File: flow/run.sh
#!/bin/bash
# the make line also repeats each setting of config.mk as NAME=value (left out here)
make -C /OpenROAD-flow-scripts/flow DESIGN_CONFIG=/design/flow/config.mk WORK_HOME=/design/flow/orfs CLKGATE_MAP_FILE= finish
File: flow/config.mk
export PLATFORM = sky130hd
export DESIGN_NAME = organ_tone
export DESIGN_NICKNAME = organ_tone
export VERILOG_FILES = /design/flow/design.v
export SDC_FILE = /design/flow/constraint.sdc
export NUM_CORES = 4
export LEC_CHECK = 0
export CAP_MARGIN = 20
export CELL_PAD_IN_SITES_GLOBAL_PLACEMENT = 0
export CORE_ASPECT_RATIO = 1.13
export CORE_MARGIN = 2
export CORE_UTILIZATION = 62
export CTS_CLUSTER_DIAMETER = 348
export CTS_CLUSTER_SIZE = 16
export PLACE_DENSITY_LB_ADDON = 0.29
export SETUP_SLACK_MARGIN = -2.0
export SLEW_MARGIN = 20
File: flow/constraint.sdc
create_clock -name core_clock -period 93.1 [get_ports {clk}]
set_input_delay 18.6200 -clock core_clock [delete_from_list [all_inputs] [get_ports {clk}]]
set_output_delay 18.6200 -clock core_clock [all_outputs]
set_load 0.01 [all_outputs]
File: flow/design.v
`default_nettype none
module organ_tone (
    input  logic        clk,
    input  logic        rst,
    input  logic [3:0]  SW,
    output logic        tone,
    output logic [15:0] lcd_freq
);
logic newclock;  
logic reset;  
logic [31:0]d;  
logic [31:0]desiredfreq;  
logic [23:0] LcdDisplay;  
logic [31:0] ScopeInfoB;  
getdesiredfreq getfreq (.clk(clk), .SW(SW[3:1]),.desiredfreq(desiredfreq),
.LcdDisplay(LcdDisplay),.LcdinfoDisplay(lcd_freq),.ScopeInfoB(ScopeInfoB));
counter counter1(.clk(clk), .reset(reset | rst), .Q(d));
clockdiv clockdiv1(.d(d),.desiredfreq(desiredfreq),.clk(clk),.rst(rst),.reset(reset),.newclock(newclock));
mux2 mux (.a(newclock), .b(1'b0),.sel(SW[0]),.out(tone));
endmodule
module counter(input logic clk, input logic reset, output logic [31:0] Q);
always_ff @ (posedge (clk))
begin 
	if (reset)
		begin
		Q<=32'b1;
		end
	else
		Q<=Q+32'b1;
end
endmodule
module clockdiv (input logic [31:0] d,input logic [31:0] desiredfreq,input logic clk, input logic rst, output logic reset, output logic newclock);
always_ff @ (posedge (clk))
begin
	if (rst)
		begin
		newclock<=1'b0;
		reset<=1'b0;
		end
	else if (d==((32'd25000000/(desiredfreq))-32'd1))
		begin
		newclock<=1'b1;
		end
	else if (d>=((32'd50000000/(desiredfreq))-32'b1))
		begin
		newclock<=1'b0;
		reset<=1'b1;
		end
	else
		begin
		newclock<= newclock;
		reset<=1'b0;
		end
end
endmodule
module getdesiredfreq (
input logic clk, 
input logic [2:0] SW,
output logic [31:0] desiredfreq, 
output logic [23:0] LcdDisplay,
output logic [15:0] LcdinfoDisplay,
output logic [31:0] ScopeInfoB);
parameter character_0 =8'h30;
parameter character_1 =8'h31;
parameter character_2 =8'h32;
parameter character_3 =8'h33;
parameter character_4 =8'h34;
parameter character_5 =8'h35;
parameter character_6 =8'h36;
parameter character_7 =8'h37;
parameter character_8 =8'h38;
parameter character_9 =8'h39;
parameter character_A =8'h41;
parameter character_B =8'h42;
parameter character_C =8'h43;
parameter character_D =8'h44;
parameter character_E =8'h45;
parameter character_F =8'h46;
parameter character_G =8'h47;
parameter character_H =8'h48;
parameter character_I =8'h49;
parameter character_J =8'h4A;
parameter character_K =8'h4B;
parameter character_L =8'h4C;
parameter character_M =8'h4D;
parameter character_N =8'h4E;
parameter character_O =8'h4F;
parameter character_P =8'h50;
parameter character_Q =8'h51;
parameter character_R =8'h52;
parameter character_S =8'h53;
parameter character_T =8'h54;
parameter character_U =8'h55;
parameter character_V =8'h56;
parameter character_W =8'h57;
parameter character_X =8'h58;
parameter character_Y =8'h59;
parameter character_Z =8'h5A;
parameter character_lowercase_a= 8'h61;
parameter character_lowercase_b= 8'h62;
parameter character_lowercase_c= 8'h63;
parameter character_lowercase_d= 8'h64;
parameter character_lowercase_e= 8'h65;
parameter character_lowercase_f= 8'h66;
parameter character_lowercase_g= 8'h67;
parameter character_lowercase_h= 8'h68;
parameter character_lowercase_i= 8'h69;
parameter character_lowercase_j= 8'h6A;
parameter character_lowercase_k= 8'h6B;
parameter character_lowercase_l= 8'h6C;
parameter character_lowercase_m= 8'h6D;
parameter character_lowercase_n= 8'h6E;
parameter character_lowercase_o= 8'h6F;
parameter character_lowercase_p= 8'h70;
parameter character_lowercase_q= 8'h71;
parameter character_lowercase_r= 8'h72;
parameter character_lowercase_s= 8'h73;
parameter character_lowercase_t= 8'h74;
parameter character_lowercase_u= 8'h75;
parameter character_lowercase_v= 8'h76;
parameter character_lowercase_w= 8'h77;
parameter character_lowercase_x= 8'h78;
parameter character_lowercase_y= 8'h79;
parameter character_lowercase_z= 8'h7A;
parameter character_colon = 8'h3A;           
parameter character_stop = 8'h2E;            
parameter character_semi_colon = 8'h3B;    
parameter character_minus = 8'h2D;          
parameter character_divide = 8'h2F;          
parameter character_plus = 8'h2B;           
parameter character_comma = 8'h2C;           
parameter character_less_than = 8'h3C;     
parameter character_greater_than = 8'h3E;  
parameter character_equals = 8'h3D;          
parameter character_question = 8'h3F;       
parameter character_dollar = 8'h24;          
parameter character_space=8'h20;            
parameter character_exclaim=8'h21;           
always_comb
	case(SW[2:0])
	3'b000: 
		begin
		desiredfreq=32'd523; 
		LcdDisplay={character_D,character_O,character_space}; 
		LcdinfoDisplay=16'h0523;
		ScopeInfoB={character_S,character_0,character_0,character_0};
		end
	3'b001: 
		begin 
		desiredfreq=32'd587; 
		LcdDisplay={character_R,character_E,character_space}; 
		LcdinfoDisplay=16'h0587;
		ScopeInfoB={character_S,character_0,character_0,character_1};
		end
	3'b010: 
		begin 
		desiredfreq=32'd659; 
		LcdDisplay={character_M, character_E,character_space}; 
		LcdinfoDisplay=16'h0659;
		ScopeInfoB={character_S,character_0,character_1,character_0};
		end
	3'b011: 
		begin 
		desiredfreq=32'd698; 
		LcdDisplay={character_F, character_A,character_space}; 
		LcdinfoDisplay=16'h0698;
		ScopeInfoB={character_S,character_0,character_1,character_1};
		end
	3'b100: 
		begin 
		desiredfreq=32'd783; 
		LcdDisplay={character_S, character_O,character_space}; 
		LcdinfoDisplay=16'h0783;
		ScopeInfoB={character_S,character_1,character_0,character_0};
		end
	3'b101: 
		begin 
		desiredfreq=32'd880; 
		LcdDisplay={character_L, character_A,character_space}; 
		LcdinfoDisplay=16'h0880;
		ScopeInfoB={character_S,character_1,character_0,character_1};
		end
	3'b110: 
		begin 
		desiredfreq=32'd987; 
		LcdDisplay={character_T, character_I,character_space};
		LcdinfoDisplay=16'h0987;
		ScopeInfoB={character_S,character_1,character_1,character_0};
		end
	3'b111: 
		begin 
		desiredfreq=32'd1046; 
		LcdDisplay={character_D, character_O, character_2};
		LcdinfoDisplay=16'h1046;
		ScopeInfoB={character_S,character_1,character_1,character_1};
		end
	default:
		begin 
		desiredfreq=32'd1000; 
		LcdDisplay={character_N, character_O,character_space};		
		LcdinfoDisplay=16'h1000;
		ScopeInfoB={character_S,character_lowercase_z,character_lowercase_z,character_lowercase_z};
		end 
	endcase
endmodule
module mux2 (input logic a, input logic b, input logic sel, output logic out);
assign out=sel?a:b;
endmodule
==> notes.md, run 1 <==
run metrics: Crit. path cell count 320, CTS hold repair buffers 0, Hold Crit Class register to register, Peak Freq 11.0 MHz, Floorplan Utilization 0.623, critical path's largest stage delay 710 ps, fraction of registers with async set/reset 0, most numerous cell on the critical path ha_1, Tightest Pin Transition 1250 ps, clock sinks 34, wire length on met2 90,600 um, Complex Gates by Area 0.368, WHS Endpoint clockdiv1.reset$_SDFFE_PP0N_, cell family with the largest share of critical-path delay AND-OR/OR-AND gates, Via Count 61,600, Synth mux share 0.0489, Post-synth seq share 0.0133, Worst Reg2Reg Path Length in Cells 16, CP endpoint clockdiv1.reset$_SDFFE_PP0N_, root buf cell clkbuf_16, CP Launch Type input port, yosys warns 3, Dominant comb cell AND-OR/OR-AND gates, Routed wire per std cell 25.9 um, DR vias/cell 7.42, H-tree Lvls 2, Initial DRT Pass Iterations 8, count leader, synth nor2_1, initial detailed-routing violation count 7,669, port bufs 19, drt total wl 215,000 um, CORE AREA 82,300 um^2, DR WL met3 25,300 um, grt ovf 0, FF-to-FF setup slack 89,130 ps, Hold Vio Cnt, Final 0, die y size 310 um, Nets 7,665, final period utilization 0.977, Clock Path Buffers 2, setup total negative slack 0 ps, adder-cell share of the synthesized area 0.114, yosys simple share 0.305, vias in the first global route 55,300, Tool Warnings 44, largest fanout on the critical path 25, minimum clock period 90,970 ps, main area contributors ha_1 (11%), xnor2_1 (6.4%), a21oi_1 (5.5%), max_slew headroom 0.165, ys flop type dfxtp_1, Setup crit start SW[2], Reg clk slew, reported paths 50 ps, syn avg cell area 7.02 um^2, first-pass GRT wire length 322,000 um, post-synthesis cell count 7,299, status no timing/DRC/antenna violations, Die Size 85,000 um^2, synthesized cell area 51,300 um^2, maximum number of pins on one net before global-route repair 41, Final WS setup 2130 ps, area delta synth->final 2.75%, Yosys cell types 201, initial antenna violation count 8, EDFF count, synth 0, number of CTS-inserted buffers 5, CP Data Arrival Time 91,170 ps, Setup Skew 9.05 ps, Rows 112, Final Setup Violations 0, TritonCTS clock tree done, layout filler cell count 7,665, RR Startpoint counter1.Q[3]$_SDFF_PP0_, Die Wd 275 um, pre-CTS setup slack -443 ps, # DRC 0, worst path required time 93,290 ps, area fraction in xor and xnor cells 0.0994, yosys cell count 7,299, Hold Startpoint clockdiv1.reset$_SDFFE_PP0N_, GP Congestion 1.10, Final ANT Viol Nets 0, cell taking the most area after synthesis ha_1, CP max-delay cell or4_1, GR Util All Layers 0.476, Max Used Layer met5, final core occ 0.640, synthesis area per yosys 51,300 um^2, Bufs and invs on worst path 26, Post-synth regs 34, DRT met1 WL 82,500 um, CP endpoint kind register, maxcap violations 0, worst hold path depth 2, Late-Pin Clk Latency 290 ps, Detail Placement HPWL 166,000 um, CP Class input port to register, most common library cells after synthesis nor2_1 (719), nand2_1 (634), a21oi_1 (568), Top cell area share 0.114, Top Ports 23, FF-to-FF End counter1.Q[31]$_SDFF_PP0_, final slew viol count 0
layer usage:
metal	GRT usage	vias up
met1	0.592	28700
li1	-	27800
met4	0.317	8
met2	0.725	4064
met5	0	-
met3	0.116	1023
what timing repair did:
action	in CTS	in global routing
resized	0	82
setup endpoints to repair	0	2
setup buffers	0	27
final cells by class:
cell class | count | area (um^2) | share of cell area
clock buffers | 6 | 139 | 0.00264
diodes | 20 | 50.0 | 0.000950
flip-flops and latches | 34 | 681 | 0.0129
repair buffers | 171 | 1340 | 0.0254
well taps | 1083 | 1360 | 0.0257
inverters | 175 | 684 | 0.0130
multi-input cells | 6805 | 48400 | 0.919
clock inverters | 1 | 30.0 | 0.000570
through the flow:
step | hold WS, ps | instance area [um^2] | instances
6_report | 500 | 52700 | 8295
3_5_place_dp | 460 | 51800 | 8238
4_1_cts | 471 | 52000 | 8245
2_1_floorplan | 432 | 51300 | 7304
5_1_grt | 501 | 52600 | 8275
3_3_place_gp | 448 | 51800 | 8238
==> run 2: changes to the inputs <==
Settings changed: CELL_PAD_IN_SITES_GLOBAL_PLACEMENT 0 to not set, CORE_ASPECT_RATIO 1.13 to 1.84, CORE_UTILIZATION 62 to 58, CTS_CLUSTER_DIAMETER 348 to not set, CTS_CLUSTER_SIZE 16 to not set, GPL_ROUTABILITY_DRIVEN set to 1, MAX_ROUTING_LAYER set to met5, PLACE_DENSITY set to 0.57, PLACE_DENSITY_LB_ADDON 0.29 to not set, SETUP_SLACK_MARGIN -2.0 to 5.0, TNS_END_PERCENT set to 5.
Clock period 93.1 ns to 113.0 ns, I/O delays scaled along.
==> run 2 against run 1 <==
  * Clock skew shrank 3.2 ps
  * First-iteration DRC count shrank 26%
  * Design area shrank 1.0%
  * Global-route usage grew 2.0 points
  * Critical path depth grew 17
  * Wire length grew 8.9%
  * Non-clock buffer count shrank 37
  * Final cell count shrank 0.17%
  * Critical path type unchanged
  * Critical endpoint unchanged
==> notes.md, run 2 <==
run metrics: Synth mux share 0.0489 (unchanged), die y size 407 um (+32%), RSZ-0062 raised after global routing false, Late-Pin Clk Latency 280 ps (about the same), Dominant comb cell AND-OR/OR-AND gates, CP Data Arrival Time 103,580 ps (+12,410 ps), Final ANT Viol Nets 0 (unchanged), initial antenna violation count 12 (+4), CTS hold repair buffers 0 (unchanged), EDFF count, synth 0 (unchanged), Top cell area share 0.114 (unchanged), Hold Vio Cnt, Final 0 (unchanged), GP Congestion 1.11 (+0.75%), initial detailed-routing violation count 5,693 (-26%), final period utilization 0.915 (-0.0619), final slew viol count 0 (unchanged), largest fanout on the critical path 29 (+16%), CP Class input port to register, Setup Skew 5.86 ps (-3.18 ps), Setup crit start SW[2], GR Util All Layers 0.496 (+0.0201), ys flop type dfxtp_1, port bufs 19 (unchanged), synthesized cell area 51,300 um^2 (unchanged), Post-synth regs 34 (unchanged), Clock Path Buffers 2 (unchanged), CP endpoint kind register, Detail Placement HPWL 181,000 um (+9.5%), main area contributors ha_1 (11%), xnor2_1 (6.4%), a21oi_1 (5.5%), GR Util met3 0.140 (+0.0238), Floorplan Utilization 0.587 (-0.0364), Worst Reg2Reg Path Length in Cells 25 (+9), setup total negative slack 0 ps (unchanged), Hold Startpoint clockdiv1.reset$_SDFFE_PP0N_, cell taking the most area after synthesis ha_1, root buf cell clkbuf_16, first-pass GRT wire length 352,000 um (+9.6%), FF-to-FF End clockdiv1.reset$_SDFFE_PP0N_, syn avg cell area 7.02 um^2 (unchanged), count leader, synth nor2_1, Bufs and invs on worst path 21 (-19%), cell family with the largest share of critical-path delay AND-OR/OR-AND gates, layout filler cell count 8,597 (+12%), Most Crowded Layer GR met2, Final Setup Violations 0 (unchanged), WHS Endpoint clockdiv1.reset$_SDFFE_PP0N_, CP endpoint clockdiv1.reset$_SDFFE_PP0N_, critical path's largest stage delay 600 ps (-110 ps), RR Startpoint counter1.Q[0]$_SDFF_PP1_, Initial DRT Pass Iterations 8 (unchanged), yosys cell count 7,299 (unchanged), H-tree Lvls 2 (unchanged), Die Wd 223 um (-19%), most common library cells after synthesis nor2_1 (719), nand2_1 (634), a21oi_1 (568), status no timing/DRC/antenna violations, max_slew headroom 0.173 (+0.00816), Crit. path cell count 337 (+5.3%), Top Ports 23 (unchanged), maxcap violations 0 (unchanged), Die Size 90,900 um^2 (+6.9%), post-synthesis cell count 7,299 (unchanged), Placed Area 51,800 um^2 (-0.13%), maximum number of pins on one net before global-route repair 65 (+59%), synthesis area per yosys 51,300 um^2 (unchanged), area fraction in xor and xnor cells 0.0994 (unchanged), Yosys cell types 201 (unchanged), vias in the first global route 61,500 (+11%), TritonCTS clock tree done, most numerous cell on the critical path ha_1, Reg clk slew, reported paths 60 ps (about the same), yosys simple share 0.305 (unchanged), Complex Gates by Area 0.368 (unchanged), Tool Warnings 46 (+4.5%), # DRC 0 (unchanged), DR vias/cell 7.50 (+1.1%), fraction of registers with async set/reset 0 (unchanged), Post-synth seq share 0.0133 (unchanged), area delta synth->final 1.68%, FF-to-FF setup slack 109,060 ps (+19,930 ps), minimum clock period 103,420 ps, Peak Freq 9.67 MHz, Rows 147 (+31%), drt total wl 234,000 um (+8.9%), CP Launch Type input port, Nets 7,627 (-0.50%), CP max-delay cell a2111oi_1, grt ovf 0 (unchanged), Via Count 62,100 (+0.90%), final hold slack 489 ps (-11.6 ps), Routed wire per std cell 28.3 um (+9.1%), yosys warns 3 (unchanged), worst path required time 113,150 ps (+19,860 ps), Hold Crit Class register to register, CORE AREA 87,400 um^2 (+6.2%), grt met2 use 0.837 (+0.112), grt met1 use 0.433 (-0.160), adder-cell share of the synthesized area 0.114 (unchanged), Tightest Pin Transition 1230 ps (-18.2 ps), clock sinks 34 (unchanged), Finished Cell Area 52,100 um^2 (-1.0%), number of CTS-inserted buffers 5 (unchanged), worst hold path depth 2 (unchanged), final core occ 0.597 (-0.0437)
## run 2: cell type report
cell class              count  area [um^2]  share of cell area
well taps                1117         1400              0.0268
inverters                 175          674              0.0129
clock inverters             2         13.8            0.000264
repair buffers            134         1060              0.0203
flip-flops and latches     34          681              0.0131
multi-input cells        6804        48100               0.924
diodes                      9         22.5            0.000432
clock buffers               6          129             0.00247
## run 2: per-layer routing
layer  part of all wire  vias up
met5            0.00020        -
met4               0.15        8
met3              0.088     1952
met2               0.46     3845
met1               0.30    28600
li1                   -    27700
## run 2: timing repair
action	CTS	global route
setup endpoints to repair	0	2
buffers inserted	0	3
gates resized	0	16
## run 2: per-stage QoR
| stage | worst slack [ps] | instances |
|---|---|---|
| floorplan | 22150 | 7304 |
| global placement | 8160 | 8256 |
| detailed placement | 8370 | 8256 |
| CTS | 8340 | 8264 |
| global route | 4860 | 8272 |
| finish | 9580 | 8281 |
==> run 3: changes to the inputs <==
Settings changed: CORE_ASPECT_RATIO 1.84 to not set, CORE_UTILIZATION 58 to 40, GPL_ROUTABILITY_DRIVEN 1 to not set, MAX_ROUTING_LAYER met5 to not set, PLACE_DENSITY 0.57 to not set, SETUP_SLACK_MARGIN 5.0 to -2.0, TNS_END_PERCENT 5 to not set.
Clock period 113.0 ns to 97.1 ns, I/O delays scaled along.
==> run 3 against run 2 <==
  * First-iteration DRC count increased by 11%
  * Synthesized cell count is the same
  * Critical path depth decreased by 6
  * Flip-flop count unchanged
  * Sequential share of layout area about the same
  * Final cell count is 6.7% higher
  * Design area up 1.8%
  * Core utilization is 18 points lower
  * Die area grew 44%
  * Highest routed layer unchanged
==> notes.md, run 3 <==
run metrics: initial antenna violation count 8 (-4), Flop area 681 um^2 (unchanged), die y size 362 um (-11%), Setup crit start SW[2], FF-to-FF End counter1.Q[31]$_SDFF_PP0_, Tool Warnings 44 (-4.3%), Worst Reg2Reg Path Length in Cells 16 (-36%), largest fanout on the critical path 29 (unchanged), H-tree Lvls 2 (unchanged), GP Congestion 1.01 (-9.7%), Clock Path Buffers 2 (unchanged), CP endpoint clockdiv1.reset$_SDFFE_PP0N_, initial detailed-routing violation count 6,332 (+11%), Post-Layout Cell Count 8,838 (+6.7%), Tightest Pin Transition 1280 ps (+49.4 ps), clock sinks 34 (unchanged), Die Wd 362 um (+62%), critical path's largest stage delay 680 ps (+80 ps), vias in the first global route 54,400 (-12%), final hold slack 477 ps (-12.2 ps), max_slew headroom 0.144 (-0.0291), Synth mux share 0.0489 (unchanged), Hold Crit Class register to register, WHS Endpoint clockdiv1.reset$_SDFFE_PP0N_, Die Size 131,000 um^2 (+44%), final core occ 0.416 (-0.180), RR Startpoint counter1.Q[3]$_SDFF_PP0_, drt total wl 221,000 um (-5.7%), CTS hold repair buffers 0 (unchanged), EDFF count, synth 0 (unchanged), area fraction in xor and xnor cells 0.0994 (unchanged), setup total negative slack 0 ps (unchanged), FF-to-FF setup slack 93,210 ps (-15,850 ps), Peak Freq 10.6 MHz, syn avg cell area 7.02 um^2 (unchanged), Nets 7,646 (+0.25%), Via Count 59,500 (-4.2%), grt ovf 0 (unchanged), number of CTS-inserted buffers 5 (unchanged), Rows 131 (-11%), yosys warns 3 (unchanged), DR vias/cell 6.73 (-10%), synthesized cell area 51,300 um^2 (unchanged), placed cell count 8,803 (+6.6%), post-synthesis cell count 7,299 (unchanged), CP max-delay cell or3_2, Late-Pin Clk Latency 290 ps (about the same), yosys cell count 7,299 (unchanged), yosys simple share 0.305 (unchanged), Complex Gates by Area 0.368 (unchanged), main area contributors ha_1 (11%), xnor2_1 (6.4%), a21oi_1 (5.5%), Top cell area share 0.114 (unchanged), final slew viol count 0 (unchanged), # DRC 0 (unchanged), final period utilization 0.971 (+0.0560), ys flop type dfxtp_1, Bufs and invs on worst path 21 (unchanged), area occupied by multi-input gates 48,300 um^2 (+0.23%), Floorplan Utilization 0.403 (-0.184), maximum number of pins on one net before global-route repair 55 (-15%), Initial DRT Pass Iterations 6 (-2), most numerous cell on the critical path ha_1, GR Util All Layers 0.319 (-0.177), layout filler cell count 13,400 (+55%), CP endpoint kind register, Routed wire per std cell 25.0 um (-12%), Reg clk slew, reported paths 50 ps (about the same), Hold Startpoint clockdiv1.reset$_SDFFE_PP0N_, cell taking the most area after synthesis ha_1, Dominant comb cell AND-OR/OR-AND gates, Detail Placement HPWL 173,000 um (-4.8%), worst hold path depth 2 (unchanged), Setup Skew 6.09 ps (+0.221 ps), cell family with the largest share of critical-path delay AND-OR/OR-AND gates, area delta synth->final 3.47%, port bufs 19 (unchanged), CORE AREA 127,000 um^2 (+46%), worst path required time 97,240 ps (-15,910 ps), Yosys cell types 201 (unchanged), Crit. path cell count 331 (-1.8%), Post-synth regs 34 (unchanged), CP Data Arrival Time 94,450 ps (-9130 ps), Post-synth seq share 0.0133 (unchanged), CP Class input port to register, Hold Vio Cnt, Final 0 (unchanged), minimum clock period 94,310 ps, status no timing/DRC/antenna violations, root buf cell clkbuf_16, Final Setup Violations 0 (unchanged), Final WS setup 2790 ps (-6790 ps), most common library cells after synthesis nor2_1 (719), nand2_1 (634), a21oi_1 (568), pre-CTS setup slack -3450 ps (-11,820 ps), Final ANT Viol Nets 0 (unchanged), count leader, synth nor2_1, Top Ports 23 (unchanged), synthesis area per yosys 51,300 um^2 (unchanged), maxcap violations 0 (unchanged), TritonCTS clock tree done, first-pass GRT wire length 333,000 um (-5.5%), CP Launch Type input port, fraction of registers with async set/reset 0 (unchanged), adder-cell share of the synthesized area 0.114 (unchanged)
## run 3: cell type report
type | instances | area share
inverter | 175 | 0.0130
sequential | 34 | 0.0128
clock buffer | 7 | 0.00250
multi-input combinational | 6804 | 0.910
tap | 1662 | 0.0392
antenna | 3 | 0.000142
timing repair buffer | 153 | 0.0225
## run 3: metal layers
metal	share of wire	global-route usage	wire length (um)	vias to the layer above
met4	0.043	0.114	9430	4
li1	-	-	-	27700
met5	0.00013	0	29	-
met1	0.44	0.444	97700	28500
met2	0.43	0.501	94800	2849
met3	0.085	0.0400	18900	464
## run 3: metrics by stage
| stage | instance area [um^2] |
|---|---|
| 2_1_floorplan | 51300 |
| 3_3_place_gp | 52500 |
| 3_5_place_dp | 52500 |
| 4_1_cts | 52600 |
| 5_1_grt | 53000 |
| 6_report | 53000 |
## run 3: repair_timing
action	in CTS	in global routing
cloned	0	2
gates resized	8	47
setup endpoints to repair	2	2
setup buffers	0	22
pin swaps	0	6
==> run 4: changes to the inputs <==
Settings changed: CORE_ASPECT_RATIO set to 0.94, CORE_UTILIZATION 40 to 46, CTS_CLUSTER_DIAMETER set to 367, CTS_CLUSTER_SIZE set to 98, GPL_ROUTABILITY_DRIVEN set to 1, GPL_TIMING_DRIVEN set to 0, MAX_ROUTING_LAYER set to met5, SETUP_SLACK_MARGIN -2.0 to not set, TNS_END_PERCENT set to 15.
Clock period 97.1 ns to 88.2 ns, I/O delays scaled along.
==> run 4 against run 3 <==
  * Design area is 10% higher
  * Critical endpoint is now clockdiv1.newclock$_SDFFE_PP0P_
  * Die area is 13% lower
  * Flip-flop count stayed put
  * Worst hold slack worse by 7.7 ps
  * Via count is 3.4% higher
  * Non-clock buffer count is 393 higher
==> notes.md, run 4 <==
run metrics: port bufs 19 (unchanged), CP Class input port to register, Rows 118 (-9.9%), Setup Skew 4.37 ps (-1.72 ps), Via Count 61,500 (+3.4%), Final WS setup 2640 ps (-152 ps), Die Wd 348 um (-3.8%), Initial DRT Pass Iterations 6 (unchanged), Top cell area share 0.114 (unchanged), Nets 8,039 (+5.1%), Synth mux share 0.0489 (unchanged), area fraction in xor and xnor cells 0.0994 (unchanged), worst path required time 88,360 ps (-8880 ps), first-pass GRT wire length 346,000 um (+4.0%), yosys warns 3 (unchanged), pre-CTS setup slack -18,430 ps (-14,980 ps), FF-to-FF End counter1.Q[31]$_SDFF_PP0_, main area contributors ha_1 (11%), xnor2_1 (6.4%), a21oi_1 (5.5%), Complex Gates by Area 0.368 (unchanged), maxcap violations 0 (unchanged), adder-cell share of the synthesized area 0.114 (unchanged), Hold Vio Cnt, Final 0 (unchanged), Peak Freq 11.7 MHz, ys flop type dfxtp_1, final period utilization 0.970 (-0.00117), Top Ports 23 (unchanged), RR Startpoint counter1.Q[3]$_SDFF_PP0_, Post-synth regs 34 (unchanged), FF-to-FF setup slack 84,320 ps (-8890 ps), yosys simple share 0.305 (unchanged), count leader, synth nor2_1, Clock Path Buffers 2 (unchanged), Tool Warnings 44 (unchanged), Tightest Pin Transition 1300 ps (+20.6 ps), Routed wire per std cell 26.3 um (+5.1%), CP endpoint clockdiv1.newclock$_SDFFE_PP0P_, Reg clk slew, reported paths 60 ps (about the same), vias in the first global route 54,800 (+0.83%), most numerous cell on the critical path ha_1, Bufs and invs on worst path 54 (+160%), cell family with the largest share of critical-path delay AND-OR/OR-AND gates, post-synthesis cell count 7,299 (unchanged), H-tree Lvls 2 (unchanged), Final Setup Violations 0 (unchanged), EDFF count, synth 0 (unchanged), DR vias/cell 6.83 (+1.4%), Crit. path cell count 334 (+0.91%), CP max-delay cell or4_4, Hold Crit Class register to register, drt total wl 237,000 um (+7.2%), fraction of registers with async set/reset 0 (unchanged), initial detailed-routing violation count 6,947 (+9.7%), CTS hold repair buffers 0 (unchanged), die y size 328 um (-9.5%), clock sinks 34 (unchanged), CP endpoint kind register, CP Data Arrival Time 85,730 ps (-8720 ps), area delta synth->final 14.3%, Setup crit start SW[2], GP Congestion 1.02 (+1.6%), Placed Area 53,700 um^2 (+2.3%), yosys cell count 7,299 (unchanged), syn avg cell area 7.02 um^2 (unchanged), Yosys cell types 201 (unchanged), # DRC 0 (unchanged), TritonCTS clock tree done, CP Launch Type input port, Post-synth seq share 0.0133 (unchanged), most common library cells after synthesis nor2_1 (719), nand2_1 (634), a21oi_1 (568), Detail Placement HPWL 183,000 um (+6.2%), Finished Cell Area 58,600 um^2 (+10%), Floorplan Utilization 0.465 (+0.0623), setup total negative slack 0 ps (unchanged), number of CTS-inserted buffers 5 (unchanged), GR Util All Layers 0.388 (+0.0694), Worst Reg2Reg Path Length in Cells 17 (+1), critical path's largest stage delay 580 ps (-100 ps), grt ovf 0 (unchanged), Final ANT Viol Nets 0 (unchanged), worst hold path depth 2 (unchanged), synthesis area per yosys 51,300 um^2 (unchanged), root buf cell clkbuf_16, WHS Endpoint clockdiv1.reset$_SDFFE_PP0N_, synthesized cell area 51,300 um^2 (unchanged), Dominant comb cell AND-OR/OR-AND gates, cell taking the most area after synthesis ha_1, final slew viol count 0 (unchanged), Die Size 114,000 um^2 (-13%), Late-Pin Clk Latency 280 ps (about the same), max_slew headroom 0.133 (-0.0106), status no timing/DRC/antenna violations, CORE AREA 110,000 um^2 (-13%), initial antenna violation count 11 (+3), minimum clock period 85,560 ps, maximum number of pins on one net before global-route repair 49 (-11%), Hold Startpoint clockdiv1.reset$_SDFFE_PP0N_, largest fanout on the critical path 12 (-59%)
-- run 4: cell type report --
cell class	instances	area [um^2]
inverter	175	701
clock buffer	7	143
fill	11100	51700
tap	1440	1800
buffer	282	2490
multi-input combinational	6804	50400
sequential	34	681
antenna	10	25.0
clock inverter	1	5.00
timing repair buffer	264	2280
-- run 4: stage by stage --
step / std cells / utilization / hold WS (ps)
2_1_floorplan: 7304 / - / 432
3_3_place_gp: 8763 / 0.483 / 451
3_5_place_dp: 8779 / 0.487 / 457
4_1_cts: 8847 / 0.505 / 468
5_1_grt: 9007 / 0.531 / 509
6_report: 9017 / 0.531 / 469
-- run 4: metal layers --
layer | wire length [um] | GRT usage
met5 | 47 | 0
met4 | 13000 | 0.182
met3 | 23000 | 0.0643
met2 | 98400 | 0.583
met1 | 102000 | 0.537
-- run 4: timing repair --
action | in CTS | in global routing
endpoints found under the setup margin | 2 | 2
pin swaps | 52 | 152
endpoints found under the hold margin | 0 | 0
gates cloned | 1 | 2
gates resized | 380 | 393
buffers inserted | 65 | 163
==> run 5: changes to the inputs <==
Settings changed: ABC_AREA set to 1, CORE_ASPECT_RATIO 0.94 to 0.84, CORE_UTILIZATION 46 to 68, CTS_CLUSTER_DIAMETER 367 to not set, CTS_CLUSTER_SIZE 98 to not set, GPL_TIMING_DRIVEN 0 to not set, MAX_ROUTING_LAYER met5 to met4, SETUP_SLACK_MARGIN set to 5.0, TNS_END_PERCENT 15 to not set.
Clock period 88.2 ns to 80.5 ns, I/O delays scaled along.
==> run 5 against run 4 <==
  * Wire length fell by 7.0%
  * Largest cell class unchanged
  * Flip-flop count did not move
  * Die area fell by 28%
  * Synthesized cell count rose by 32%
  * Global-route usage rose by 12 points
  * Design area fell by 3.9%
  * Count of clock-buffer cells in the layout fell by 2
==> notes.md, run 5 <==
run metrics: Die Wd 312 um (-10%), fraction of registers with async set/reset 0 (unchanged), Late-Pin Clk Latency 310 ps (+30 ps), drt total wl 220,000 um (-7.0%), critical path's largest stage delay 540 ps (-40 ps), Complex Gates by Area 0.127 (-0.240), clock sinks 34 (unchanged), Initial DRT Pass Iterations 10 (+4), status no timing/DRC/antenna violations, first-pass GRT wire length 329,000 um (-5.0%), Hold Vio Cnt, Final 0 (unchanged), Post-synth seq share 0.0126 (-0.000706), number of CTS-inserted buffers 5 (unchanged), area delta synth->final 4.00%, Post-synth regs 34 (unchanged), main area contributors nand2_1 (18%), ha_1 (11%), inv_1 (9.2%), die y size 263 um (-20%), minimum clock period 72,390 ps, final hold slack 464 ps (-5.24 ps), syn avg cell area 5.62 um^2 (-20%), Synth mux share 0.00113 (-0.0478), Crit. path cell count 363 (+8.7%), # DRC 0 (unchanged), Nets 10,200 (+27%), Final Setup Violations 0 (unchanged), Routed wire per std cell 20.4 um (-22%), most numerous cell on the critical path nand2_1, FF-to-FF End counter1.Q[30]$_SDFF_PP0_, Tightest Pin Transition 1210 ps (-87.7 ps), grt ovf 0 (unchanged), Hold Startpoint counter1.Q[0]$_SDFF_PP1_, Final ANT Viol Nets 0 (unchanged), Dominant comb cell simple AND/OR/NAND/NOR gates, placed cell count 10,600 (+21%), setup total negative slack 0 ps (unchanged), worst hold path depth 1 (-1), Post-Layout Cell Count 10,800 (+19%), layout filler cell count 7,312 (-34%), root buf cell clkbuf_16, Reg clk slew, reported paths 60 ps (about the same), Worst Reg2Reg Path Length in Cells 28 (+11), CP Launch Type input port, RR Startpoint counter1.Q[1]$_SDFF_PP0_, post-synthesis cell count 9,630 (+32%), most common library cells after synthesis nand2_1 (2,582), inv_1 (1,329), nor2_1 (896), Tool Warnings 45 (+2.3%), Top Ports 23 (unchanged), Yosys cell types 106 (-47%), synthesis area per yosys 54,100 um^2 (+5.6%), port bufs 19 (unchanged), RSZ-0062 raised after global routing false, GR Util All Layers 0.512 (+0.124), adder-cell share of the synthesized area 0.108 (-0.00606), Clock Path Buffers 2 (unchanged), Floorplan Utilization 0.689 (+0.224), Die Size 81,900 um^2 (-28%), cell family with the largest share of critical-path delay simple AND/OR/NAND/NOR gates, Peak Freq 13.8 MHz, maxcap violations 0 (unchanged), Rows 94 (-20%), CP Data Arrival Time 72,620 ps (-13,110 ps), CP max-delay cell o21ai_0, cell taking the most area after synthesis nand2_1, initial antenna violation count 14 (+3), area occupied by multi-input gates 46,800 um^2 (-7.3%), Hold Crit Class register to register, DR vias/cell 6.34 (-7.2%), CP Class input port to register, final slew viol count 0 (unchanged), H-tree Lvls 2 (unchanged), ys flop type dfxtp_1, CORE AREA 78,600 um^2 (-29%), Flop area 681 um^2 (unchanged), CP endpoint kind register, Detail Placement HPWL 173,000 um (-5.5%), synthesized cell area 54,100 um^2 (+5.6%), Bufs and invs on worst path 58 (+7.4%), WHS Endpoint counter1.Q[0]$_SDFF_PP1_, EDFF count, synth 0 (unchanged), TritonCTS clock tree done, maximum number of pins on one net before global-route repair 52 (+6.1%), largest fanout on the critical path 19 (+7), CP endpoint clockdiv1.newclock$_SDFFE_PP0P_, Setup crit start SW[3], yosys cell count 9,630 (+32%), max_slew headroom 0.183 (+0.0499), count leader, synth nand2_1, yosys warns 3 (unchanged), area fraction in xor and xnor cells 0.0606 (-0.0388), Via Count 68,200 (+11%), yosys simple share 0.553 (+0.248), worst path required time 80,730 ps (-7630 ps), vias in the first global route 59,600 (+8.7%), final period utilization 0.899 (-0.0708), Setup Skew 3.11 ps (-1.26 ps), FF-to-FF setup slack 75,720 ps (-8600 ps), GP Congestion 1.16 (+14%), Top cell area share 0.179 (+0.0650), initial detailed-routing violation count 10,600 (+53%)
-- run 5: layout make-up --
class,instances,area share
Antenna cell,15,0.000667
Sequential cell,34,0.0121
Clock inverter,3,0.00122
Inverter,1455,0.101
Timing Repair Buffer,212,0.0292
Tap cell,1056,0.0235
Timing Repair inverter,1,0.0000889
Clock buffer,5,0.00222
Multi-Input combinational cell,7990,0.830
-- run 5: repair_timing --
action | in CTS | in global routing
pin swaps | 2 | 49
hold buffers | 0 | 0
setup endpoints to repair | 2 | 2
cloned | 2 | 7
gates resized | 51 | 177
setup buffers | 12 | 125
-- run 5: metrics by stage --
stage / instance area (um^2) / util / setup WS, ps
2_1_floorplan: 54200 / - / 13560
3_3_place_gp: 54300 / 0.691 / 423
3_5_place_dp: 54300 / 0.691 / -217
4_1_cts: 54700 / 0.696 / 5010
5_1_grt: 56300 / 0.717 / 4600
6_report: 56300 / 0.717 / 8110
-- run 5: metal layers --
metal | track usage | routed length, um | up-vias
met4 | 0.216 | 13100 | 0
met3 | 0.170 | 38600 | 998
met2 | 0.706 | 83600 | 5189
li1 | - | - | 31700
met5 | - | 0 | -
met1 | 0.673 | 84900 | 30400
==> run 6: changes to the inputs <==
Settings changed: CORE_ASPECT_RATIO 0.84 to not set, CORE_UTILIZATION 68 to 72, CTS_CLUSTER_DIAMETER set to 201, GPL_ROUTABILITY_DRIVEN 1 to not set, HOLD_SLACK_MARGIN set to 0.29, SETUP_SLACK_MARGIN 5.0 to not set.
Clock period 80.5 ns to 54.6 ns, I/O delays scaled along.
==> run 6 against run 5 <==
  * The run now fails in detailed placement
  * Synthesized cell count unchanged
  * Die area down 5.5%
  * Synthesized area unchanged
==> notes.md, run 6 <==
yosys + openroad results -> syn avg cell area 5.62 um^2 (unchanged), adder-cell share of the synthesized area 0.108 (unchanged), die y size 278 um (+5.9%), Post-synth seq share 0.0126 (unchanged), Top Ports 23 (unchanged), Complex Gates by Area 0.127 (unchanged), EDFF count, synth 0 (unchanged), ys flop type dfxtp_1, Post-synth regs 34 (unchanged), yosys simple share 0.553 (unchanged), port bufs 19 (unchanged), Die Wd 278 um (-11%), Floorplan Utilization 0.727 (+0.0381), CORE AREA 74,400 um^2 (-5.2%), yosys cell count 9,630 (unchanged), cell taking the most area after synthesis nand2_1, Die Size 77,400 um^2 (-5.5%), fraction of registers with async set/reset 0 (unchanged), Top cell area share 0.179 (unchanged), area fraction in xor and xnor cells 0.0606 (unchanged), Rows 100 (+6.4%), Dominant comb cell simple AND/OR/NAND/NOR gates, Failed at detailed placement, status stopped before the end, Log Error [ERROR DPL-0038] Utilization greater than 100%, impossible to legalize, Yosys cell types 106 (unchanged), post-synthesis cell count 9,630 (unchanged), Synth mux share 0.00113 (unchanged), main area contributors nand2_1 (18%), ha_1 (11%), inv_1 (9.2%), synthesis area per yosys 54,100 um^2 (unchanged), synthesized cell area 54,100 um^2 (unchanged), GP Congestion 1.24 (+6.2%), count leader, synth nand2_1, yosys warns 3 (unchanged), most common library cells after synthesis nand2_1 (2,582), inv_1 (1,329), nor2_1 (896)
## run 6: stage by stage
step	worst slack (ps)	hold slack (ps)	std cells
after global placement	-4310	444	13500
after floorplan	-2470	409	9635
==> run 7: changes to the inputs <==
Settings changed: CTS_CLUSTER_DIAMETER 201 to 232, CTS_CLUSTER_SIZE set to 28, HOLD_SLACK_MARGIN 0.29 to 0.3, PLACE_DENSITY_LB_ADDON set to 0.2, SETUP_SLACK_MARGIN set to 2.43, TNS_END_PERCENT set to 5.
Clock period 54.6 ns to 58.7 ns, I/O delays scaled along.
==> run 7 against run 6 <==
  * The run fails in global routing
  * Synthesized area unchanged
  * Synthesized cell count unchanged
  * Die area unchanged
==> notes.md, run 7 <==
yosys + openroad results -> Top cell area share 0.179 (unchanged), CORE AREA 74,400 um^2 (unchanged), Die Size 77,400 um^2 (unchanged), synthesized cell area 54,100 um^2 (unchanged), main area contributors nand2_1 (18%), ha_1 (11%), inv_1 (9.2%), status stopped before the end, Synth mux share 0.00113 (unchanged), Top Ports 23 (unchanged), ys flop type dfxtp_1, clock sinks 34, adder-cell share of the synthesized area 0.108 (unchanged), yosys simple share 0.553 (unchanged), Post-synth seq share 0.0126 (unchanged), yosys cell count 9,630 (unchanged), Detail Placement HPWL 182,000 um, cell taking the most area after synthesis nand2_1, GR Util All Layers 0.965, Die Wd 278 um (unchanged), port bufs 19 (unchanged), number of CTS-inserted buffers 5, post-synthesis cell count 9,630 (unchanged), fraction of registers with async set/reset 0 (unchanged), Floorplan Utilization 0.727 (unchanged), Dominant comb cell simple AND/OR/NAND/NOR gates, grt ovf 2,873, most common library cells after synthesis nand2_1 (2,582), inv_1 (1,329), nor2_1 (896), Yosys cell types 106 (unchanged), Post-synth regs 34 (unchanged), die y size 278 um (unchanged), Log Error [ERROR GRT-0116] Global routing finished with congestion. Check the congestion regions in the DRC Viewer., Clock Path Buffers 2, Failed at global routing, count leader, synth nand2_1, H-tree Lvls 2, CTS hold repair buffers 0, area fraction in xor and xnor cells 0.0606 (unchanged), syn avg cell area 5.62 um^2 (unchanged), Complex Gates by Area 0.127 (unchanged), Rows 100 (unchanged), yosys warns 3 (unchanged), root buf cell clkbuf_16, synthesis area per yosys 54,100 um^2 (unchanged), EDFF count, synth 0 (unchanged), Placed Area 64,000 um^2, GP Congestion 1.33 (+7.2%)
==> run 7: per-stage QoR <==
stage | hold slack [ps] | std cells | utilization | setup WS, ps | setup TNS [ps]
CTS | 483 | 11900 | 0.917 | 1760 | 0
detailed placement | 469 | 11700 | 0.860 | -3050 | -6080
global placement | 452 | 11700 | 0.860 | -434 | -803
floorplan | 409 | 9635 | - | 555 | 0
==> run 7: layer usage <==
layer | track usage | GRT overflow
met1 | 0.920 | 296
met2 | 1.09 | 1769
met3 | 0.865 | 214
met4 | 0.981 | 594
met5 | - | -
==> run 7: what timing repair did <==
item | CTS
endpoints found under the setup margin | 2
pin swaps | 307
gates resized | 535
buffers inserted | 265
cloned | 10
==> run 8: changes to the inputs <==
Settings changed: CTS_CLUSTER_DIAMETER 232 to not set, CTS_CLUSTER_SIZE 28 to 100, HOLD_SLACK_MARGIN 0.3 to not set, MAX_ROUTING_LAYER met4 to not set, PLACE_DENSITY_LB_ADDON 0.2 to not set, SETUP_SLACK_MARGIN 2.43 to not set, TNS_END_PERCENT 5 to not set.
Clock period 58.7 ns to 139.0 ns, I/O delays scaled along.
==> run 8 against run 7 <==
  * The run now finishes clean
  * Synthesized cell count stayed put
  * Die area stayed put
  * Synthesized area stayed put
==> notes.md, run 8 <==
run metrics: yosys cell count 9,630 (unchanged), Initial DRT Pass Iterations 10, RR Startpoint counter1.Q[1]$_SDFF_PP0_, Final ANT Viol Nets 0, Via Count 66,600, final core occ 0.731, most numerous cell on the critical path nand2_1, CP Launch Type input port, Yosys cell types 106 (unchanged), FF-to-FF setup slack 134,070 ps, area fraction in xor and xnor cells 0.0606 (unchanged), Late-Pin Clk Latency 330 ps, vias in the first global route 60,800, DR vias/cell 6.33, Hold Crit Class register to register, worst path required time 139,250 ps, synthesized cell area 54,100 um^2 (unchanged), final period utilization 0.651, CP max-delay cell clkdlybuf4s50_1, Die Wd 278 um (unchanged), CP Class input port to register, post-CTS setup repair buffer count 0 (-100%), final slew viol count 0, ys flop type dfxtp_1, Tightest Pin Transition 952 ps, H-tree Lvls 2 (unchanged), grt ovf 0, CP endpoint clockdiv1.reset$_SDFFE_PP0N_, RSZ-0062 raised after global routing false, WHS Endpoint counter1.Q[0]$_SDFF_PP1_, Dominant comb cell simple AND/OR/NAND/NOR gates, CP Data Arrival Time 90,730 ps, fraction of registers with async set/reset 0 (unchanged), TritonCTS clock tree done, first-pass GRT wire length 317,000 um, critical path's largest stage delay 850 ps, layout filler cell count 6,788, synthesis area per yosys 54,100 um^2 (unchanged), Rows 100 (unchanged), Worst Reg2Reg Path Length in Cells 28, Crit. path cell count 376, # DRC 0, CORE AREA 74,400 um^2 (unchanged), Synth mux share 0.00113 (unchanged), Final Setup Violations 0, FF-to-FF End counter1.Q[30]$_SDFF_PP0_, yosys warns 3 (unchanged), count leader, synth nand2_1, die y size 278 um (unchanged), yosys simple share 0.553 (unchanged), Bufs and invs on worst path 61, cell taking the most area after synthesis nand2_1, GR Util All Layers 0.502, Detail Placement HPWL 161,000 um (-11%), Clock Path Buffers 2 (unchanged), Routed wire per std cell 19.4 um, GP Congestion 1.15 (-13%), Setup Skew 24.9 ps, initial antenna violation count 9, Complex Gates by Area 0.127 (unchanged), maximum number of pins on one net before global-route repair 55, maxcap violations 0, setup total negative slack 0 ps, number of CTS-inserted buffers 5 (unchanged), port bufs 19 (unchanged), Hold Vio Cnt, Final 0, most common library cells after synthesis nand2_1 (2,582), inv_1 (1,329), nor2_1 (896), root buf cell clkbuf_16, Nets 10,000, CTS hold repair buffers 0 (unchanged), largest fanout on the critical path 36, Setup crit start SW[2], main area contributors nand2_1 (18%), ha_1 (11%), inv_1 (9.2%), clock sinks 34 (unchanged), adder-cell share of the synthesized area 0.108 (unchanged), Tool Warnings 45, cell family with the largest share of critical-path delay simple AND/OR/NAND/NOR gates, Post-synth regs 34 (unchanged), Reg clk slew, reported paths 60 ps, status no timing/DRC/antenna violations, worst hold path depth 1, syn avg cell area 5.62 um^2 (unchanged), max_slew headroom 0.364, area delta synth->final 0.453%, Hold Startpoint counter1.Q[0]$_SDFF_PP1_, Top Ports 23 (unchanged), PostCTS Resize Cnt 0 (-100%), drt total wl 205,000 um, Die Size 77,400 um^2 (unchanged), minimum clock period 90,480 ps, EDFF count, synth 0 (unchanged), Peak Freq 11.1 MHz, Post-synth seq share 0.0126 (unchanged), post-synthesis cell count 9,630 (unchanged), Floorplan Utilization 0.727 (unchanged), initial detailed-routing violation count 8,740, Top cell area share 0.179 (unchanged), CP endpoint kind register
-- run 8: final cells by class --
class,count,area [um^2],share of cell area
timing repair buffer,76,613,0.0113
antenna,7,17.5,0.000322
multi-input combinational,7982,46100,0.847
tap,969,1210,0.0223
clock buffer,5,125,0.00230
clock inverter,3,68.8,0.00127
inverter,1455,5600,0.103
sequential,34,681,0.0125
-- run 8: stage by stage --
| stage | std cells | setup WS (ps) | cell area [um^2] | hold slack [ps] |
|---|---|---|---|---|
| after detailed placement | 10500 | 50270 | 54200 | 429 |
| after CTS | 10500 | 50290 | 54400 | 441 |
| after global placement | 10500 | 51430 | 54200 | 428 |
| final | 10500 | 48520 | 54400 | 442 |
| after global routing | 10500 | 43200 | 54400 | 459 |
| after floorplan | 9635 | 60360 | 54200 | 409 |
-- run 8: per-layer routing --
layer,global-route usage,share of wire,vias up
met5,0,0.00032,-
met4,0.371,0.090,10
met3,0.119,0.14,1155
met2,0.768,0.41,4623
met1,0.613,0.36,29500
li1,-,-,31400
==> run 9: changes to the inputs <==
Settings changed: CAP_MARGIN 20 to 0, CORE_UTILIZATION 72 to 71, CTS_CLUSTER_DIAMETER set to 190, CTS_CLUSTER_SIZE 100 to not set, PLACE_DENSITY set to 0.63.
Clock period 139.0 ns to 70.5 ns, I/O delays scaled along.
==> run 9 against run 8 <==
  * Clock skew fell by 19 ps
  * Flip-flop count unchanged
  * First-iteration DRC count rose by 8.0%
  * Count of clock-buffer cells in the layout did not move
  * Wire length up 4.0%
  * Core utilization rose by 2.1 points
  * Non-clock buffer count up 167
  * Design area is 4.5% higher
  * Register-to-register slack worse by 68000 ps
  * Critical path type unchanged
==> notes.md, run 9 <==
run metrics: synthesized cell area 54,100 um^2 (unchanged), CP Launch Type input port, DR vias/cell 6.39 (+0.98%), max_slew headroom 0.241 (-0.123), WHS Endpoint counter1.Q[0]$_SDFF_PP1_, adder-cell share of the synthesized area 0.108 (unchanged), yosys simple share 0.553 (unchanged), Via Count 68,600 (+2.9%), Top cell area share 0.179 (unchanged), port bufs 19 (unchanged), Initial DRT Pass Iterations 10 (unchanged), GR Util All Layers 0.499 (-0.00300), maxcap violations 0 (unchanged), Final Setup Violations 0 (unchanged), cell taking the most area after synthesis nand2_1, post-synthesis cell count 9,630 (unchanged), area delta synth->final 5.01%, yosys cell count 9,630 (unchanged), Top Ports 23 (unchanged), Yosys cell types 106 (unchanged), number of CTS-inserted buffers 5 (unchanged), placed cell count 10,500 (+0.15%), main area contributors nand2_1 (18%), ha_1 (11%), inv_1 (9.2%), Post-synth regs 34 (unchanged), Clock Path Buffers 2 (unchanged), Routed wire per std cell 19.8 um (+2.0%), maximum number of pins on one net before global-route repair 86 (+56%), Late-Pin Clk Latency 300 ps (-30 ps), Nets 10,200 (+1.9%), Hold Crit Class register to register, Tool Warnings 45 (unchanged), Tightest Pin Transition 1130 ps (+183 ps), TritonCTS clock tree done, Setup crit start SW[2], first-pass GRT wire length 317,000 um (about the same), Final ANT Viol Nets 0 (unchanged), worst hold path depth 1 (unchanged), CP Data Arrival Time 67,860 ps (-22,870 ps), area occupied by multi-input gates 47,100 um^2 (+2.3%), Final WS setup 2860 ps (-45,660 ps), CP endpoint kind register, Hold Startpoint counter1.Q[0]$_SDFF_PP1_, fraction of registers with async set/reset 0 (unchanged), area fraction in xor and xnor cells 0.0606 (unchanged), largest fanout on the critical path 19 (-47%), CORE AREA 75,700 um^2 (+1.7%), synthesis area per yosys 54,100 um^2 (unchanged), Reg clk slew, reported paths 60 ps (about the same), layout filler cell count 6,733 (-0.81%), Die Wd 280 um (+0.69%), ys flop type dfxtp_1, die y size 280 um (+0.69%), CTS hold repair buffers 0 (unchanged), initial antenna violation count 13 (+4), most common library cells after synthesis nand2_1 (2,582), inv_1 (1,329), nor2_1 (896), Die Size 78,500 um^2 (+1.4%), Crit. path cell count 362 (-3.7%), Bufs and invs on worst path 49 (-20%), Setup Skew 6.27 ps (-18.6 ps), H-tree Lvls 2 (unchanged), grt ovf 0 (unchanged), Peak Freq 14.8 MHz, EDFF count, synth 0 (unchanged), count leader, synth nand2_1, syn avg cell area 5.62 um^2 (unchanged), drt total wl 213,000 um (+4.0%), GP Congestion 1.16 (+1.4%), cell family with the largest share of critical-path delay simple AND/OR/NAND/NOR gates, RR Startpoint counter1.Q[1]$_SDFF_PP0_, yosys warns 3 (unchanged), Synth mux share 0.00113 (unchanged), status no timing/DRC/antenna violations, initial detailed-routing violation count 9,436 (+8.0%), FF-to-FF End counter1.Q[31]$_SDFF_PP0_, Post-Layout Cell Count 10,700 (+1.9%), FF-to-FF setup slack 65,910 ps (-68,160 ps), critical path's largest stage delay 570 ps (-280 ps), CP endpoint clockdiv1.newclock$_SDFFE_PP0P_, Worst Reg2Reg Path Length in Cells 29 (+3.6%), Dominant comb cell simple AND/OR/NAND/NOR gates, clock sinks 34 (unchanged), final period utilization 0.959 (+0.308), Detail Placement HPWL 163,000 um (+1.4%), final core occ 0.751 (+0.0206), Post-synth seq share 0.0126 (unchanged), CP max-delay cell o21ai_0, minimum clock period 67,640 ps, CP Class input port to register, root buf cell clkbuf_16, final slew viol count 0 (unchanged), worst path required time 70,730 ps (-68,520 ps), pre-CTS setup slack -1900 ps (-52,170 ps), Hold Vio Cnt, Final 0 (unchanged), Rows 101 (+1.0%), Floorplan Utilization 0.715 (-0.0120), vias in the first global route 60,200 (-0.89%), Complex Gates by Area 0.127 (unchanged), # DRC 0 (unchanged), Flop area 681 um^2 (unchanged), most numerous cell on the critical path nand2_1
## run 9: through the flow
stage	hold WS (ps)	instance area, um^2	setup TNS [ps]
floorplan	409	54200	0
global placement	439	54300	0
detailed placement	448	54300	-3730
CTS	463	54600	0
global route	482	56800	-1800
finish	466	56900	0
## run 9: per-layer routing
metal  track usage  up-vias  part of all wire
met2         0.747     5177              0.40
met4         0.362       12             0.093
met3         0.148     1507              0.15
met1         0.606    30100              0.36
met5             0        -           0.00036
li1              -    31800                 -
## run 9: layout make-up
cell class / count / share of cell area
tap: 978 / 0.0215
timing repair buffer: 243 / 0.0338
inverter: 1455 / 0.0996
clock buffer: 5 / 0.00220
sequential: 34 / 0.0120
timing repair inverter: 5 / 0.000528
antenna: 14 / 0.000616
clock inverter: 3 / 0.00121
multi-input combinational: 7997 / 0.829
## run 9: repair_timing
action                                  CTS  global route
resized                                  24           287
pin swaps                                 2            86
cloned                                    4            16
endpoints found under the setup margin    2             2
setup buffers                             0           160
==> run 10: changes to the inputs <==
Settings changed: CAP_MARGIN 0 to 20, CORE_ASPECT_RATIO set to 1.84, CORE_UTILIZATION 71 to 58, CTS_CLUSTER_DIAMETER 190 to 86, GPL_ROUTABILITY_DRIVEN set to 1, MAX_ROUTING_LAYER set to met5, PLACE_DENSITY 0.63 to 0.62, SETUP_SLACK_MARGIN set to 5.0, TNS_END_PERCENT set to 5.
Clock period 70.5 ns to 106.0 ns, I/O delays scaled along.
==> run 10 against run 9 <==
  * Die area rose by 22%
  * Synthesized area unchanged
  * Synthesized cell count unchanged
  * The run now fails in global routing
==> notes.md, run 10 <==
yosys + openroad results -> PostCTS Resize Cnt 0 (-100%), yosys cell count 9,630 (unchanged), most common library cells after synthesis nand2_1 (2,582), inv_1 (1,329), nor2_1 (896), GR Util All Layers 0.560, status stopped before the end, Top cell area share 0.179 (unchanged), Post-synth regs 34 (unchanged), Clock Path Buffers 2 (unchanged), GP Congestion 1.13 (-2.9%), count leader, synth nand2_1, post-synthesis cell count 9,630 (unchanged), EDFF count, synth 0 (unchanged), Detail Placement HPWL 207,000 um (+26%), main area contributors nand2_1 (18%), ha_1 (11%), inv_1 (9.2%), Synth mux share 0.00113 (unchanged), Die Size 95,900 um^2 (+22%), Top Ports 23 (unchanged), Log Error [ERROR GRT-0116] Global routing finished with congestion. Check the congestion regions in the DRC Viewer., synthesis area per yosys 54,100 um^2 (unchanged), port bufs 19 (unchanged), grt ovf 7, Dominant comb cell simple AND/OR/NAND/NOR gates, post-CTS setup repair buffer count 0 (unchanged), synthesized cell area 54,100 um^2 (unchanged), CORE AREA 93,000 um^2 (+23%), adder-cell share of the synthesized area 0.108 (unchanged), Complex Gates by Area 0.127 (unchanged), Rows 152 (+50%), placed cell count 10,800 (+2.5%), fraction of registers with async set/reset 0 (unchanged), Post-synth seq share 0.0126 (unchanged), area fraction in xor and xnor cells 0.0606 (unchanged), ys flop type dfxtp_1, root buf cell clkbuf_16, number of CTS-inserted buffers 5 (unchanged), yosys simple share 0.553 (unchanged), CTS hold repair buffers 0 (unchanged), Failed at global routing, Die Wd 229 um (-18%), Yosys cell types 106 (unchanged), cell taking the most area after synthesis nand2_1, clock sinks 34 (unchanged), Placed Area 54,600 um^2 (+0.67%), syn avg cell area 5.62 um^2 (unchanged), yosys warns 3 (unchanged), Floorplan Utilization 0.582 (-0.133), H-tree Lvls 2 (unchanged), die y size 418 um (+49%)
run 10: routing by layer:
layer,track usage,overflow
met2,0.887,2
met3,0.238,0
met5,0.0313,0
met1,0.487,0
met4,0.687,5
run 10: metrics by stage:
stage	setup WS, ps	util
3_3_place_gp	21360	0.587
2_1_floorplan	33960	-
3_5_place_dp	20900	0.587
4_1_cts	21030	0.589
==> run 11: changes to the inputs <==
Settings changed: CORE_ASPECT_RATIO 1.84 to not set, CORE_UTILIZATION 58 to 72, CTS_CLUSTER_DIAMETER 86 to 218, GPL_ROUTABILITY_DRIVEN 1 to not set, MAX_ROUTING_LAYER met5 to not set, PLACE_DENSITY 0.62 to 0.65, SETUP_SLACK_MARGIN 5.0 to not set, TNS_END_PERCENT 5 to not set.
Clock period 106.0 ns to 70.5 ns, I/O delays scaled along.
==> run 11 against run 10 <==
  * Now clean on timing, DRC and antenna
  * Synthesized cell count is the same
  * Synthesized area is the same
  * Die area shrank 19%
==> notes.md, run 11 <==
run metrics: CP Launch Type input port, initial detailed-routing violation count 9,160, Setup Skew 7.96 ps, count leader, synth nand2_1, Post-synth regs 34 (unchanged), Via Count 67,700, Crit. path cell count 362, Detail Placement HPWL 157,000 um (-24%), area fraction in xor and xnor cells 0.0606 (unchanged), final slew viol count 0, Reg clk slew, reported paths 60 ps, area delta synth->final 4.80%, Die Wd 278 um (+21%), Routed wire per std cell 19.0 um, H-tree Lvls 2 (unchanged), ys flop type dfxtp_1, area occupied by multi-input gates 46,900 um^2, critical path's largest stage delay 660 ps, FF-to-FF End counter1.Q[30]$_SDFF_PP0_, CP endpoint clockdiv1.newclock$_SDFFE_PP0P_, Rows 100 (-34%), TritonCTS clock tree done, Complex Gates by Area 0.127 (unchanged), die y size 278 um (-34%), Post-synth seq share 0.0126 (unchanged), CORE AREA 74,400 um^2 (-20%), post-synthesis cell count 9,630 (unchanged), Die Size 77,400 um^2 (-19%), synthesis area per yosys 54,100 um^2 (unchanged), Top Ports 23 (unchanged), layout filler cell count 6,575, Hold Crit Class register to register, port bufs 19 (unchanged), DR vias/cell 6.30, Tightest Pin Transition 986 ps, drt total wl 204,000 um, Final Setup Violations 0, EDFF count, synth 0 (unchanged), Late-Pin Clk Latency 310 ps, root buf cell clkbuf_16, Final WS setup 2900 ps, Top cell area share 0.179 (unchanged), most common library cells after synthesis nand2_1 (2,582), inv_1 (1,329), nor2_1 (896), GP Congestion 1.20 (+5.7%), Flop area 681 um^2, main area contributors nand2_1 (18%), ha_1 (11%), inv_1 (9.2%), Nets 10,200, Bufs and invs on worst path 62, Initial DRT Pass Iterations 12, Tool Warnings 45, CP Data Arrival Time 67,830 ps, placed cell count 10,600 (-2.0%), CP max-delay cell nor3_1, worst hold path depth 1, CTS hold repair buffers 0 (unchanged), cell family with the largest share of critical-path delay simple AND/OR/NAND/NOR gates, Post-Layout Cell Count 10,800, clock sinks 34 (unchanged), maximum number of pins on one net before global-route repair 55, yosys cell count 9,630 (unchanged), initial antenna violation count 6, Hold Vio Cnt, Final 0, CP endpoint kind register, CP Class input port to register, worst path required time 70,740 ps, max_slew headroom 0.343, Floorplan Utilization 0.727 (+0.145), synthesized cell area 54,100 um^2 (unchanged), pre-CTS setup slack -1430 ps (-22,330 ps), Setup crit start SW[1], largest fanout on the critical path 19, Yosys cell types 106 (unchanged), WHS Endpoint counter1.Q[0]$_SDFF_PP1_, yosys warns 3 (unchanged), Clock Path Buffers 2 (unchanged), maxcap violations 0, FF-to-FF setup slack 65,860 ps, Hold Startpoint counter1.Q[0]$_SDFF_PP1_, Final ANT Viol Nets 0, grt ovf 0, Worst Reg2Reg Path Length in Cells 28, minimum clock period 67,600 ps, Dominant comb cell simple AND/OR/NAND/NOR gates, GR Util All Layers 0.489, Synth mux share 0.00113 (unchanged), final period utilization 0.959, adder-cell share of the synthesized area 0.108 (unchanged), cell taking the most area after synthesis nand2_1, RR Startpoint counter1.Q[1]$_SDFF_PP0_, most numerous cell on the critical path nand2_1, Peak Freq 14.8 MHz, first-pass GRT wire length 309,000 um, number of CTS-inserted buffers 5 (unchanged), fraction of registers with async set/reset 0 (unchanged), vias in the first global route 60,000, status no timing/DRC/antenna violations, yosys simple share 0.553 (unchanged), # DRC 0, syn avg cell area 5.62 um^2 (unchanged)
[run 11: cell type report]
type / count / area share
Clock buffer: 7 / 0.00251
Timing Repair inverter: 6 / 0.000662
Timing Repair Buffer: 277 / 0.0375
Sequential cell: 34 / 0.0120
Multi-Input combinational cell: 7989 / 0.826
Tap cell: 969 / 0.0214
Clock inverter: 1 / 0.0000882
Inverter: 1455 / 0.0995
Antenna cell: 15 / 0.000662
[run 11: repair_timing]
item,in CTS,in global routing
endpoints found under the hold margin,0,0
buffers inserted,5,135
pin swaps,2,66
gates resized,18,240
gates cloned,2,11
endpoints found under the setup margin,2,2
[run 11: metrics by stage]
| stage | setup TNS (ps) | cell area [um^2] | hold WS, ps | utilization |
|---|---|---|---|---|
| after floorplan | 0 | 54200 | 409 | - |
| after global placement | -829 | 54600 | 438 | 0.734 |
| after detailed placement | -2870 | 54600 | 445 | 0.734 |
| after CTS | 0 | 54900 | 458 | 0.738 |
| after global routing | -1470 | 56700 | 483 | 0.762 |
| final | 0 | 56700 | 467 | 0.762 |
[run 11: layer usage]
metal  routed length, um  track usage  vias to the layer above
li1                    -            -                    31800
met1               74200        0.590                    29900
met2               82000        0.739                     4644
met3               29100        0.144                     1302
met4               18800        0.354                        8
met5                  53            0                        -
